== v16 ==
// axi4_dut
module axi4_dut 
   (
    input wire ACLK,
    input wire ARESETn,
    input wire [4-1:0] MEM_AWID,
    input wire [32-1:0] MEM_AWADDR,
    input wire [8-1:0] MEM_AWLEN,
    input wire [3-1:0] MEM_AWSIZE,
    input wire [2-1:0] MEM_AWBURST,
    input wire [1-1:0] MEM_AWLOCK,
    input wire [4-1:0] MEM_AWCACHE,
    input wire [3-1:0] MEM_AWPROT,
    input wire [4-1:0] MEM_AWQOS,
    input wire MEM_AWVALID,
    output wire MEM_AWREADY,
    input wire [32-1:0] MEM_WDATA,
    input wire [(32/8)-1:0] MEM_WSTRB,
    input wire MEM_WLAST,
    input wire MEM_WVALID,
    output wire MEM_WREADY,
    output wire [4-1:0] MEM_BID,
    output wire [2-1:0] MEM_BRESP,
    output wire MEM_BVALID,
    input wire MEM_BREADY,
    input wire [4-1:0] MEM_ARID,
    input wire [32-1:0] MEM_ARADDR,
    input wire [8-1:0] MEM_ARLEN,
    input wire [3-1:0] MEM_ARSIZE,
    input wire [2-1:0] MEM_ARBURST,
    input wire [1-1:0] MEM_ARLOCK,
    input wire [4-1:0] MEM_ARCACHE,
    input wire [3-1:0] MEM_ARPROT,
    input wire [4-1:0] MEM_ARQOS,
    input wire MEM_ARVALID,
    output wire MEM_ARREADY,
    output wire [4-1:0] MEM_RID,
    output wire [32-1:0] MEM_RDATA,
    output wire [2-1:0] MEM_RRESP,
    output wire MEM_RLAST,
    output wire MEM_RVALID,
    input wire MEM_RREADY
);
reg [32-1:0] reg_bank [0:32-1];
wire	aw_push;
wire	aw_pop;
wire	w_push;
wire	w_pop;
wire	ar_push;
wire	ar_pop;
wire	r_push;
wire	r_pop;
wire	b_push;
wire	b_pop;
wire	aw_fifo_full;
wire	aw_fifo_empty;
wire	w_fifo_full;
wire	w_fifo_empty;
wire	ar_fifo_full;
wire	ar_fifo_empty;
wire	r_fifo_full;
wire	r_fifo_empty;
wire	b_fifo_full;
wire	b_fifo_empty;
  ...
Size: about 7,200 cells after synthesis, roughly 3,400 flip-flops, about 220 I/O pins, ~130,000 µm² of cells after synthesis.
clock: 6.84 ns
lec_check: 0
cap_margin: 20
core_margin: 2
core_utilization: 51
place_density: 0.6
slew_margin: 20
run.sh (not shown) runs the stock make flow with config.mk's settings and CLKGATE_MAP_FILE=.
Every stage of the flow completed for v16, and the final layout passed the timing, design-rule and antenna checks.
Edits applied to the flow inputs when going from v16 to v3:
-- flow/config.mk --
<<< v16, line 8
>>> v3, line 8
export ABC_AREA = 1
<<< v16, line 10
export CORE_UTILIZATION = 51
>>> v3, line 11
export CORE_UTILIZATION = 64
<<< v16, line 13
>>> v3, line 14
export TNS_END_PERCENT = 10
==> flow/constraint.sdc <==
create_clock -name core_clock -period 7.56 [get_ports {ACLK}]
set_input_delay 1.5120 -clock core_clock [delete_from_list [all_inputs] [get_ports {ACLK}]]
set_output_delay 1.5120 -clock core_clock [all_outputs]
set_load 0.01 [all_outputs]
Notes after the runs:
v3 | stages: all done | timing, DRC, antenna: all pass
The more densely filled core belongs to v3, not v16.
v3 ends up with a final hold slack that is 0.12 ns higher than in v16.
The final reports for v3 and v16 show standard cell area after detailed placement higher in the former.
In the tables for v3 and v16, clock latency on the worst-skew pair reads lower with v16.
Synthesized area per cell: v3 vs v16 down 42%
Summary: with v16 as the reference, die area in v3 moved down by more than 10%.
The higher non-clock buffer count came out of v3.
Going from v16 to v3, placement-stage worst setup slack grows by 0.54 ns.
Relative to v16, the final cell area reported for v3 is higher.
Compared with v16, v3 shows final weighted congestion in routability-driven placement higher by 5.8%.
Compared with v16, v3 shows a higher switching share of power.
The inputs of v6 differ from those of v3 as listed below.
-- flow/config.mk --
<<< v3, line 8
export ABC_AREA = 1
>>> v6, line 8
<<< v3, line 11
export CORE_UTILIZATION = 64
>>> v6, line 10
export CORE_UTILIZATION = 40
<<< v3, line 14
export TNS_END_PERCENT = 10
>>> v6, line 13
==> flow/constraint.sdc <==
create_clock -name core_clock -period 6.84 [get_ports {ACLK}]
set_input_delay 1.3680 -clock core_clock [delete_from_list [all_inputs] [get_ports {ACLK}]]
set_output_delay 1.3680 -clock core_clock [all_outputs]
set_load 0.01 [all_outputs]
### Flow results
Looking at prevailing logic family in the synthesized netlist, the multiplexers result is from v6; the simple AND/OR/NAND/NOR gates one comes from v3.
Looking at relative area of clock buffers and inverters in the final design, v6 sits 0.15 points higher than v3 does.
Setup slack of the worst register-to-register path on v6 is down relative to v3.
What v3 reported for number of different library cells in the post-synthesis netlist has to be multiplied by 1.8 to get the figure for v6.
v6 vs v3, instance count: v6 lower
v6 ended up with ar_fifo.rptr[2] as its first element of the critical path; v3 ended up with w_fifo.rptr[1].
The detailed-route wire length in v6 sits about 13% below the value recorded for v3.
v6 has less setup slack than v3.
Count of nets after finishing ended up 42% lower on v6 than on v3.
v6 vs v3 on area of the multi-input gates: v6 is the lower one.
Changes in v55 relative to v6:
-- flow/config.mk --
<<< v6, line 10
export CORE_UTILIZATION = 40
>>> v55, line 10
export CORE_UTILIZATION = 70
export CTS_CLUSTER_SIZE = 29
<<< v6, line 12
>>> v55, line 13
export SETUP_SLACK_MARGIN = 1.36
==> flow/constraint.sdc <==
create_clock -name core_clock -period 5.32 [get_ports {ACLK}]
set_input_delay 1.0640 -clock core_clock [delete_from_list [all_inputs] [get_ports {ACLK}]]
set_output_delay 1.0640 -clock core_clock [all_outputs]
set_load 0.01 [all_outputs]
Results
v55: total half-perimeter wirelength after legalization and detailed placement lower than v6. Summary: with v6 as the reference, final weighted congestion of routability-driven global placement in v55 moved up by a little under 10%. Of the two candidates, v6 has the better routed wire length and v55 the worse one.
Edits applied to the flow inputs when going from v55 to v22:
-- flow/config.mk --
<<< v55, line 8
>>> v22, line 8
export ABC_AREA = 1
<<< v55, line 10
export CORE_UTILIZATION = 70
export CTS_CLUSTER_SIZE = 29
>>> v22, line 11
export CORE_UTILIZATION = 65
<<< v55, line 13
export SETUP_SLACK_MARGIN = 1.36
>>> v22, line 13
==> flow/constraint.sdc <==
create_clock -name core_clock -period 11.5 [get_ports {ACLK}]
set_input_delay 2.3000 -clock core_clock [delete_from_list [all_inputs] [get_ports {ACLK}]]
set_output_delay 2.3000 -clock core_clock [all_outputs]
set_load 0.01 [all_outputs]
Notes after the runs:
v22 vs v55: maximum number of pins on one net before global-route repair down. Setup slack of the worst register-to-register path ends up higher on v22. Against v55 as the reference, v22 delivers a lower number of antenna violations at the first check in global routing. The synthesized netlist cell count number comes out lower for v55 vs v22. CTS buffer count, v22 and v55: larger value in v22. Taking v55 over v22, the y dimension of the die ratio works out to 0.931. Sort v22 and v55 by relative contribution of sequential cells to total power desc -> top: v55. Min global-route usage across v22 and v55: v22. Looking at routed wire length across both flows, v22 is the weaker of the two, with v55 ahead.

========
== run A ==
axi4_dut again, from the RTL that the note above started with.
clock: 6.54 ns
lec_check: 0
abc_area: 1
cap_margin: 15
cell_pad_in_sites_detail_placement: 1
cell_pad_in_sites_global_placement: 2
core_margin: 2
core_utilization: 36
cts_cluster_size: 97
gpl_timing_driven: 1
place_density: 0.6
setup_slack_margin: 0.85
slew_margin: 20
tns_end_percent: 40
> inputs changed (run A -> run B)
Settings: SETUP_SLACK_MARGIN now 1.03, was 0.85; CTS_CLUSTER_SIZE now 29, was 97; GPL_TIMING_DRIVEN no longer set, was 1; CELL_PAD_IN_SITES_DETAIL_PLACEMENT no longer set, was 1; ABC_AREA no longer set, was 1; CORE_UTILIZATION now 70, was 36; CELL_PAD_IN_SITES_GLOBAL_PLACEMENT no longer set, was 2; TNS_END_PERCENT no longer set, was 40; the clock period (ns, I/O delays scaled along) now 3.93, was 6.54.
==> results <==
Although run B finished all stages, its layout failed final checks on setup timing.
Diff run A -> run B | met2 global-route usage | increase of 24 points
Comparing the two runs side by side, run B comes out ahead of run A on first-pass GRT wire length.
Higher cell area after synthesis was reported by run A, not run B.
Looking at number of signal-net buffers in the layout, run B sits about 90% higher than run A does.
What run C does differently from run B at the input level:
Settings: removing CTS_CLUSTER_SIZE (formerly 29); changing CAP_MARGIN from 15 to 20; changing CORE_UTILIZATION from 70 to 40; removing SETUP_SLACK_MARGIN (formerly 1.03); changing the clock period (ns, I/O delays scaled along) from 3.93 to 7.93.
[summary]
Run C finished all stages; the layout is clean. Run C: non-clock buffer count is 66% lower than what run B reported. Run C vs. run B: area fraction of clock buffers and clock inverters increased by 1.0 points relative to the old numbers; setup-violating endpoint count in the final report decreased by 533 relative to the old numbers. What run B reported for length of routed met3 wiring has to be multiplied by 0.47 to get the figure for run C. Diff run C and run B: final instance count without filler cells higher in run C. Measured against each other, run C and run B differ in chip area, the higher figure coming from run C. Compared with run B, run C shows a lower total wirelength of the detailed-routed design. On run C: power is 78 mW lower than what run B gave. Looking at final setup slack of the worst path across both flows, run C is the stronger of the two, with run B trailing.
diff inputs: run C => run D
Settings: CORE_UTILIZATION now 67, was 40; PLACE_DENSITY no longer set, was 0.6; the clock period (ns, I/O delays scaled along) now 6.75, was 7.93.
[summary]
- As of run D, die boundary width had fallen by more than 10% compared to run C.
- Run D — minimum hold slack 0.032 ns lower, run C as reference
- In run D the wire length turned out 14000 um lower than in run C.
- Fraction of met3 tracks used by global routing was lower in run C than in run D.
### run D -> run E
Settings: a change of CORE_UTILIZATION from 67 to 72; an added SETUP_SLACK_MARGIN of -0.25; a change of the clock period (ns, I/O delays scaled along) from 6.75 to 3.8.
Results
The layout from run E, despite a flow that completed every stage, fails the layout checks, with the failing checks listed as setup timing.
Comparing run E and run D, the lower cell count is on run D.
Summary: shortest period the worst path allows, run E better than run D
Run E vs. run D: data arrival time at the worst-slack endpoint went down by 1.84 ns.
Against run D, placeable core area in run E fell by a few percent.
Area: run E vs run D -> run E larger
Run E falls short of run D in worst setup slack.
[inputs] run F vs run E
Settings: a change of CORE_UTILIZATION from 72 to 40; an added PLACE_DENSITY of 0.6; a deleted SETUP_SLACK_MARGIN that had been -0.25; a change of the clock period (ns, I/O delays scaled along) from 3.8 to 10.0.
[summary]
Across run E and run F, a clean result was obtained everywhere but in run E. Run E -> stages 100% | layout checks FAIL | setup timing. From run E to run F the numbers moved as follows: number of setup buffers added after CTS fell 22, tally of clock buffers in the finished layout rose 22. [run F] end-of-flow core utilization fell 40 points relative to run E.
Power is estimated from default activity; no workload was simulated.
